## Cordic
module Cordic #(parameter MODE = 0, STAGES = 8, WIDTH = 16, PHASE_WIDTH = 19)(
input wire                        in_clk,
input wire                        in_rst,
input wire                        in_enable,
input wire    [WIDTH-1:0]         in_x,
input wire    [WIDTH-1:0]         in_y,
input wire    [PHASE_WIDTH-1:0]   in_phase,
output wire                       out_valid,
output wire   [PHASE_WIDTH-1:0]   out_phase,
output wire   [WIDTH-1:0]         out_x,
output wire   [WIDTH-1:0]         out_y
);
For scale: about 5,600 cells after synthesis, ~51,000 sq um of cells after synthesis.
clock: 6.66 ns
lec_check: 0
cap_margin: 0
cell_pad_in_sites_detail_placement: 1
cell_pad_in_sites_global_placement: 2
core_aspect_ratio: 1.1
core_margin: 2
core_utilization: 64
cts_cluster_diameter: 203
gpl_timing_driven: 0
hold_slack_margin: 0.12
max_routing_layer: met5
min_routing_layer: met2
place_density_lb_addon: 0.09
setup_slack_margin: 1.43
slew_margin: 40
tns_end_percent: 25
run.sh (not shown) runs the stock make flow with config.mk's settings and CLKGATE_MAP_FILE=.
The first run failed in global placement without I/O (3_1_place_gp_skip_io) (FLW-0024).
Then changed:
Settings changed: CAP_MARGIN 0 to 20, CELL_PAD_IN_SITES_DETAIL_PLACEMENT 1 to not set, CELL_PAD_IN_SITES_GLOBAL_PLACEMENT 2 to not set, CORE_ASPECT_RATIO 1.1 to not set, CORE_UTILIZATION 64 to 52, CTS_CLUSTER_DIAMETER 203 to not set, CTS_CLUSTER_SIZE set to 100, GPL_TIMING_DRIVEN 0 to not set, HOLD_SLACK_MARGIN 0.12 to not set, MAX_ROUTING_LAYER met5 to not set, MIN_ROUTING_LAYER met2 to not set, PLACE_DENSITY_LB_ADDON 0.09 to not set, SETUP_SLACK_MARGIN 1.43 to not set, SLEW_MARGIN 40 to 20, TNS_END_PERCENT 25 to not set.
Clock period 6.66 ns to 4.94 ns, I/O delays scaled along.
=> The changed run finished but fails on setup timing. Area after synthesis is unchanged. Die size increases by 23%. Synthesized cell count does not change.
Then changed:
Settings changed: CAP_MARGIN 20 to 0, CORE_UTILIZATION 52 to 72, CTS_CLUSTER_SIZE 100 to not set, PLACE_DENSITY set to 0.36, TNS_END_PERCENT set to 45.
Clock period 4.94 ns to 7.35 ns, I/O delays scaled along.
The changed run finished but failed the layout checks on setup timing.
Design area came out lower by 3.5%.
Sequential share of layout area came out higher by 0.85 points.
Then changed:
Settings changed: ABC_AREA set to 1, CAP_MARGIN 0 to 20, CORE_UTILIZATION 72 to 40, CTS_CLUSTER_DIAMETER set to 292, PLACE_DENSITY 0.36 to not set, TNS_END_PERCENT 45 to not set.
Clock period 7.35 ns to 9.0 ns, I/O delays scaled along.
Now the flow completed without violations.
Non-clock buffer count decreases by 85.
Global-route usage decreases by 12 points.
Cell count increases by 32%.
Synthesized cell count increases by 26%.
Clock skew decreases by 31 ps.
Design area increases by 3.2%.
Routed wire length increases by 14%.
Flip-flop count is unchanged.
Then changed:
Settings changed: ABC_AREA 1 to not set, CORE_UTILIZATION 40 to 72, CTS_CLUSTER_DIAMETER 292 to not set, TNS_END_PERCENT set to 45.
Clock period 9.0 ns to 9.57 ns, I/O delays scaled along.
Outcome: Final area shrinks by a few percent. Cell count decreases by a quarter to a third. Routed wire length shrinks by roughly a tenth.
Then changed:
Settings changed: CORE_UTILIZATION 72 to 37, TNS_END_PERCENT 45 to not set.
Clock period 9.57 ns to 8.77 ns, I/O delays scaled along.
After rerunning: Register-to-register slack loses 840 ps. Critical path depth is unchanged. Non-clock buffer count increases by 8. Design area increases by 2.9%. Clock-buffer cell count increases by 11. Via count decreases by 3.8%. Setup slack gains 30 ps. Wire length decreases by 3.8%.

---

== v24 ==
Starting RTL as in the previous note.
Settings: LEC_CHECK=0, CAP_MARGIN=0, CELL_PAD_IN_SITES_DETAIL_PLACEMENT=1, CELL_PAD_IN_SITES_GLOBAL_PLACEMENT=2, CORE_ASPECT_RATIO=1.1, CORE_MARGIN=2, CORE_UTILIZATION=64, CTS_CLUSTER_DIAMETER=203, GPL_TIMING_DRIVEN=1, MAX_ROUTING_LAYER=met4, MIN_ROUTING_LAYER=met2, PLACE_DENSITY_LB_ADDON=0.09, SETUP_SLACK_MARGIN=1.43, SLEW_MARGIN=40, TNS_END_PERCENT=25; clock period 6.36 ns.
v24 did not finish; the tool stopped in global placement without I/O (3_1_place_gp_skip_io) with error FLW-0024.
Setup changes, v24 to v7
==> flow/config.mk <==
export PLATFORM = sky130hd
export DESIGN_NAME = Cordic
export DESIGN_NICKNAME = Cordic
export VERILOG_FILES = /design/flow/design.v
export SDC_FILE = /design/flow/constraint.sdc
export NUM_CORES = 4
export LEC_CHECK = 0
export CAP_MARGIN = 5
export CELL_PAD_IN_SITES_GLOBAL_PLACEMENT = 2
export CORE_MARGIN = 2
export CORE_UTILIZATION = 41
export SLEW_MARGIN = 10
==> flow/constraint.sdc <==
create_clock -name core_clock -period 9.0 [get_ports {in_clk}]
set_input_delay 1.8000 -clock core_clock [delete_from_list [all_inputs] [get_ports {in_clk}]]
set_output_delay 1.8000 -clock core_clock [all_outputs]
set_load 0.01 [all_outputs]
## What came out
Both conditions hold for v7: the flow ran to the end and the final layout passed the timing, DRC and antenna checks.
Number of placement rows (v7 over v24): increase, about 20%
v7 vs v24 on area of the core: v7 is the higher one.
Compared to v24, v7 was floorplanned on a bigger die.
Edits applied to the flow inputs when going from v7 to v43:
--- a/flow/config.mk
+++ b/flow/config.mk
@@ -7,6 +7,10 @@
 export LEC_CHECK = 0
 export CAP_MARGIN = 5
+export CELL_PAD_IN_SITES_DETAIL_PLACEMENT = 2
 export CELL_PAD_IN_SITES_GLOBAL_PLACEMENT = 2
-export CORE_MARGIN = 2
-export CORE_UTILIZATION = 41
+export CORE_MARGIN = 7
+export CORE_UTILIZATION = 60
+export GPL_ROUTABILITY_DRIVEN = 0
+export MAX_ROUTING_LAYER = met4
+export PLACE_DENSITY_LB_ADDON = 0.07
 export SLEW_MARGIN = 10
Findings:
Adder-cell area share of the yosys netlist came out exactly the same in v43 and v7.
Taking v7 as the reference, in v43 row count lost about 18%, vertical extent of the die decreased by about 14% relative to the old numbers, core utilization at floorplan shows an increase of 19 points, portion of netlist area occupied by mux cells shows no meaningful change, area share of and/or/nand/nor cells after synthesis shows no meaningful change.
v43 -> v7: post-synthesis cell area delta 0, exact match
Chip area from the yosys synthesis statistics delta (v43 -> v7): insignificant
v43 is listed as incomplete: the tool reported an error in global placement without I/O (3_1_place_gp_skip_io) and the run ended there.
Comparing area inside the core boundary for v43 and v7, the smaller number came from v43.
Compared with v7, v43 shows a lower die area.
v43: width of the die 51 um below v7
Input-level comparison between v38 and v43:
==> flow/config.mk <==
export PLATFORM = sky130hd
export DESIGN_NAME = Cordic
export DESIGN_NICKNAME = Cordic
export VERILOG_FILES = /design/flow/design.v
export SDC_FILE = /design/flow/constraint.sdc
export NUM_CORES = 4
export LEC_CHECK = 0
export CAP_MARGIN = 20
export CORE_MARGIN = 2
export CORE_UTILIZATION = 72
export PLACE_DENSITY = 0.37
export SLEW_MARGIN = 20
==> flow/constraint.sdc <==
create_clock -name core_clock -period 8.27 [get_ports {in_clk}]
set_input_delay 1.6540 -clock core_clock [delete_from_list [all_inputs] [get_ports {in_clk}]]
set_output_delay 1.6540 -clock core_clock [all_outputs]
set_load 0.01 [all_outputs]
Findings:
- Status v38: flow complete, layout not clean - negative setup slack
- Relative to v43, the height of the die measured on v38 has decreased by more than 10%.
- Number of placement rows was higher in v43 than in v38.
- Diff v38..v43 | flip-flop and latch count after synthesis | unchanged
- Between v43 and v38, the cell count after synthesis does not differ in any meaningful way.
- [v38] horizontal die dimension fell 35 um relative to v43
- Re area of the core: v43 was higher than v38.
- On area figure in the yosys stat output, v43 and v38 are neck and neck.
- Looking at die area, v38 sits 20000 um^2 lower than v43 does.

---

Cordic again, from the RTL that the note above started with.
clock: 14.8 ns
lec_check: 0
cap_margin: 35
core_aspect_ratio: 0.52
core_margin: 3
core_utilization: 36
gpl_timing_driven: 0
max_routing_layer: met4
place_density_lb_addon: 0.0
setup_slack_margin: 4.41
slew_margin: 40
tns_end_percent: 20
Change:
CAP_MARGIN = 20   (was 35)
CORE_ASPECT_RATIO = unset   (was 0.52)
CORE_MARGIN = 2   (was 3)
CORE_UTILIZATION = 72   (was 36)
CTS_CLUSTER_SIZE = 100   (was unset)
GPL_TIMING_DRIVEN = unset   (was 0)
MAX_ROUTING_LAYER = unset   (was met4)
PLACE_DENSITY_LB_ADDON = unset   (was 0.0)
SETUP_SLACK_MARGIN = unset   (was 4.41)
SLEW_MARGIN = 20   (was 40)
TNS_END_PERCENT = 45   (was 20)
clock period = 7.07 ns   (was 14.8 ns; I/O delays follow)
=> With this change the flow produced a layout that fails on negative setup slack; worst hold slack is better by 93 ps; routed wire length came out lower by about 34%; synthesized cell count does not change.
Change:
CORE_UTILIZATION = 40   (was 72)
CTS_CLUSTER_SIZE = unset   (was 100)
SETUP_SLACK_MARGIN = -0.2   (was unset)
TNS_END_PERCENT = unset   (was 45)
clock period = 8.77 ns   (was 7.07 ns; I/O delays follow)
Effect: The changed run completed with no timing, DRC or antenna violations. Final cell count rose by 9.2%. Setup slack is better by 910 ps. Die size increases by 79%. Cell area is higher by 0.41%. Area after synthesis stays the same. Worst hold slack barely changes.
Change:
ABC_AREA = 1   (was unset)
CORE_ASPECT_RATIO = 0.99   (was unset)
CTS_CLUSTER_DIAMETER = 292   (was unset)
MAX_ROUTING_LAYER = met4   (was unset)
SETUP_SLACK_MARGIN = 2.14   (was -0.2)
clock period = 12.5 ns   (was 8.77 ns; I/O delays follow)
=> The changed run ran to the end with no violations; non-clock buffer count goes down by 3; clock-buffer cell count goes down by 2; cell area goes up by 2.3%; via count goes up by 16%; hold slack barely changes; area after synthesis goes up by 2.9%; critical path depth is unchanged; clock skew goes up by 13 ps; routed wire length goes up by 18%.

---

Cordic again, from the RTL that the note above started with.
make LEC_CHECK=0 CAP_MARGIN=0 CELL_PAD_IN_SITES_DETAIL_PLACEMENT=1 CELL_PAD_IN_SITES_GLOBAL_PLACEMENT=2 CORE_ASPECT_RATIO=1.1 CORE_MARGIN=2 CORE_UTILIZATION=64 CTS_CLUSTER_DIAMETER=203 GPL_TIMING_DRIVEN=1 HOLD_SLACK_MARGIN=0.12 MAX_ROUTING_LAYER=met5 MIN_ROUTING_LAYER=met2 PLACE_DENSITY_LB_ADDON=0.09 SETUP_SLACK_MARGIN=1.43 SLEW_MARGIN=40 TNS_END_PERCENT=25 finish   # period 6.36 ns
The first run failed in global placement without I/O (FLW-0024).
Change:
- CAP_MARGIN: 0 -> 40
- CELL_PAD_IN_SITES_DETAIL_PLACEMENT: 1 -> unset
- CELL_PAD_IN_SITES_GLOBAL_PLACEMENT: 2 -> unset
- CORE_ASPECT_RATIO: 1.1 -> unset
- CORE_UTILIZATION: 64 -> 72
- CTS_CLUSTER_DIAMETER: 203 -> unset
- GPL_TIMING_DRIVEN: 1 -> unset
- HOLD_SLACK_MARGIN: 0.12 -> unset
- MAX_ROUTING_LAYER: met5 -> unset
- MIN_ROUTING_LAYER: met2 -> unset
- PLACE_DENSITY_LB_ADDON: 0.09 -> unset
- SETUP_SLACK_MARGIN: 1.43 -> unset
- SLEW_MARGIN: 40 -> 20
- TNS_END_PERCENT: 25 -> 45
- clock period: 6.36 -> 7.07 ns (I/O delays scaled with it)
This time the run finished with setup timing left.
Die area fell by 11%.
Area after synthesis stays the same.
Synthesized cell count does not change.
Change:
- CAP_MARGIN: 40 -> 20
- PLACE_DENSITY: unset -> 0.66
- SETUP_SLACK_MARGIN: unset -> -0.57
- TNS_END_PERCENT: 45 -> unset
- clock period: 7.07 -> 7.61 ns (I/O delays scaled with it)
The new run finished with setup timing left.
Final cell count drops slightly.
Utilization drops by 0.47 points.
First-iteration DRC count climbs by a little under a tenth.
Die area is unchanged.
Final area drops slightly.
Synthesized cell count is unchanged.

---

== before ==
The RTL this note starts from:
==> flow/design.v <==
module Cordic #(parameter MODE = 0, STAGES = 8, WIDTH = 16, PHASE_WIDTH = 19)(
input wire                        in_clk,
input wire                        in_rst,
input wire                        in_enable,
input wire    [WIDTH-1:0]         in_x,
input wire    [WIDTH-1:0]         in_y,
input wire    [PHASE_WIDTH-1:0]   in_phase,
output wire                       out_valid,
output wire   [PHASE_WIDTH-1:0]   out_phase,
output wire   [WIDTH-1:0]         out_x,
output wire   [WIDTH-1:0]         out_y
);
localparam	ROTATIONAL = 0, 
			VECTORING  = 1;
wire signed   [WIDTH:0]         xn [STAGES:0];
wire signed   [WIDTH:0]         yn [STAGES:0];
wire signed   [PHASE_WIDTH-1:0]   zn [STAGES:0];
reg signed  [WIDTH:0]         xn_reg [STAGES:0];
reg signed  [WIDTH:0]         yn_reg [STAGES:0];
reg signed  [PHASE_WIDTH-1:0]   zn_reg [STAGES:0];
reg start;
generate
	if(MODE == ROTATIONAL) begin
reg [WIDTH-1:0] temp_x, temp_y;
reg [PHASE_WIDTH-1:0] temp_z;
always @ (posedge in_clk or negedge in_rst) 
begin
 if(!in_rst) begin
	temp_x <= 'b0;
	temp_y <= 'b0;
	temp_z <= 'b0; 
 end else if (start) begin
	temp_x <= in_x;
	temp_y <= in_y;
	temp_z <= in_phase;
	end
end
wire [PHASE_WIDTH-1:0] half_pi = 19'h19220;
wire [PHASE_WIDTH-1:0] z_limit = 19'h1b333;
reg [WIDTH-1:0] adjusted_x, adjusted_y;
reg [PHASE_WIDTH-1:0] adjusted_z;
always @ (*) 
begin
	if(temp_z[PHASE_WIDTH-1] == 1'b0 && temp_z > z_limit) begin
		adjusted_x = ~temp_y + 'b1;
		adjusted_y = temp_x;
		adjusted_z = temp_z - half_pi;
	end 
	else if(temp_z[PHASE_WIDTH-1] == 1'b1 && (~temp_z+19'b1) > z_limit) begin
		adjusted_x = temp_y;
		adjusted_y = ~temp_x + 'b1;
		adjusted_z = temp_z + half_pi;
	end 
	else begin
		adjusted_x = temp_x;
		adjusted_y = temp_y;
		adjusted_z = temp_z;
	end
end
assign xn[0] = {adjusted_x[WIDTH-1], adjusted_x};
assign yn[0] = {adjusted_y[WIDTH-1], adjusted_y};
assign zn[0] = adjusted_z;
end else if(MODE == VECTORING) begin
assign xn[0] = {in_x[WIDTH-1], in_x};
assign yn[0] = {in_y[WIDTH-1], in_y};
assign zn[0] = 'b0;
end
endgenerate
generate 
genvar i;
	if(MODE == ROTATIONAL) begin
for(i=0; i<STAGES; i=i+1) begin
  assign xn[i+1] = (zn_reg[i][PHASE_WIDTH-1] == 1'b0) ? xn_reg[i]-(yn_reg[i]>>>i)   : xn_reg[i]+(yn_reg[i]>>>i);
  assign yn[i+1] = (zn_reg[i][PHASE_WIDTH-1] == 1'b0) ? yn_reg[i]+(xn_reg[i]>>>i)   : yn_reg[i]-(xn_reg[i]>>>i);
  assign zn[i+1] = (zn_reg[i][PHASE_WIDTH-1] == 1'b0) ? zn_reg[i]-arctangent(i) : zn_reg[i]+arctangent(i);
end
end else if(MODE == VECTORING) begin
for(i=0; i<STAGES; i=i+1) begin
  assign xn[i+1] = (yn_reg[i][WIDTH] == 1'b1) ? xn_reg[i]-(yn_reg[i]>>>i)   : xn_reg[i]+(yn_reg[i]>>>i);
  assign yn[i+1] = (yn_reg[i][WIDTH] == 1'b1) ? yn_reg[i]+(xn_reg[i]>>>i)   : yn_reg[i]-(xn_reg[i]>>>i);
  assign zn[i+1] = (yn_reg[i][WIDTH] == 1'b1) ? zn_reg[i]-arctangent(i) : zn_reg[i]+arctangent(i);
end
end
endgenerate
always @ (posedge in_clk or negedge in_rst)
	if(!in_rst)
		start <= 1'b0;
	else
		start <= in_enable;
reg [STAGES+2:0] valid_reg;	
for(i=0; i<=STAGES; i=i+1) begin
  always @ (posedge in_clk or negedge in_rst)
    if(!in_rst)begin
      xn_reg[i] <= 'b0;
      yn_reg[i] <= 'b0;
      zn_reg[i] <= 'b0;    
    end
    else if(valid_reg[i+1]) begin
      xn_reg[i] <= xn[i];
      yn_reg[i] <= yn[i];
      zn_reg[i] <= zn[i];
    end
end
wire signed [15:0] k = 18'h009B7;
wire signed [31:0] scaled_x = xn_reg[STAGES] * k;
wire signed [31:0] scaled_y = yn_reg[STAGES] * k;
assign out_x = scaled_x[27:12];
assign out_y = scaled_y[27:12];
assign out_phase = zn_reg[STAGES];
always@(posedge in_clk or negedge in_rst)
begin
  if(!in_rst)
    valid_reg <= 'b0;
  else
    valid_reg <= {valid_reg[STAGES+1:0], in_enable};
end
assign out_valid = valid_reg[STAGES+2];
function [18:0] arctangent;
  input [3:0] i;
  begin
    case (i)
    0 : arctangent = 19'b000_1100100100001111;  
    1 : arctangent = 19'b000_0111011010110001;  
    2 : arctangent = 19'b000_0011111010110110;  
    3 : arctangent = 19'b000_0001111111010101;  
    4 : arctangent = 19'b000_0000111111111010;  
    5 : arctangent = 19'b000_0000011111111111;  
    6 : arctangent = 19'b000_0000001111111111;  
    7 : arctangent = 19'b000_0000000111111111;  
    8 : arctangent = 19'b000_0000000011111111;  
    9 : arctangent = 19'b000_0000000001111111;  
    10: arctangent = 19'b000_0000000000111111;  
    11: arctangent = 19'b000_0000000000011111;  
    12: arctangent = 19'b000_0000000000001111;  
    13: arctangent = 19'b000_0000000000000111;  
    14: arctangent = 19'b000_0000000000000011;  
    15: arctangent = 19'b000_0000000000000001;  
    default: arctangent = 19'b000_0000000000000000;  
    endcase
  end
endfunction
endmodule
==> flow/config.mk <==
export PLATFORM = sky130hd
export DESIGN_NAME = Cordic
export DESIGN_NICKNAME = Cordic
export VERILOG_FILES = /design/flow/design.v
export SDC_FILE = /design/flow/constraint.sdc
export NUM_CORES = 4
export LEC_CHECK = 0
export ABC_AREA = 1
export CAP_MARGIN = 20
export CELL_PAD_IN_SITES_GLOBAL_PLACEMENT = 2
export CORE_ASPECT_RATIO = 0.99
export CORE_MARGIN = 2
export CORE_UTILIZATION = 24
export CTS_CLUSTER_DIAMETER = 292
export GPL_TIMING_DRIVEN = 0
export MAX_ROUTING_LAYER = met5
export PLACE_DENSITY = 0.62
export SETUP_SLACK_MARGIN = 2.14
export SLEW_MARGIN = 30
==> flow/constraint.sdc <==
create_clock -name core_clock -period 12.5 [get_ports {in_clk}]
set_input_delay 2.5000 -clock core_clock [delete_from_list [all_inputs] [get_ports {in_clk}]]
set_output_delay 2.5000 -clock core_clock [all_outputs]
set_load 0.01 [all_outputs]
What after does differently from before at the input level:
==> flow/config.mk <==
export PLATFORM = sky130hd
export DESIGN_NAME = Cordic
export DESIGN_NICKNAME = Cordic
export VERILOG_FILES = /design/flow/design.v
export SDC_FILE = /design/flow/constraint.sdc
export NUM_CORES = 4
export LEC_CHECK = 0
export CAP_MARGIN = 20
export CORE_MARGIN = 2
export CORE_UTILIZATION = 40
export SLEW_MARGIN = 20
==> flow/constraint.sdc <==
create_clock -name core_clock -period 8.77 [get_ports {in_clk}]
set_input_delay 1.7540 -clock core_clock [delete_from_list [all_inputs] [get_ports {in_clk}]]
set_output_delay 1.7540 -clock core_clock [all_outputs]
set_load 0.01 [all_outputs]
[summary]
Summary — overall global routing resource usage, after relative to before: higher, by 1.9 points. after gives less synthesized netlist net count than before did. after vs before, capturing instance or port of the critical path: out_x[15] vs out_y[15]. Compared with before, after shows a count of non-CTS inverters in the layout that is about 40% lower.
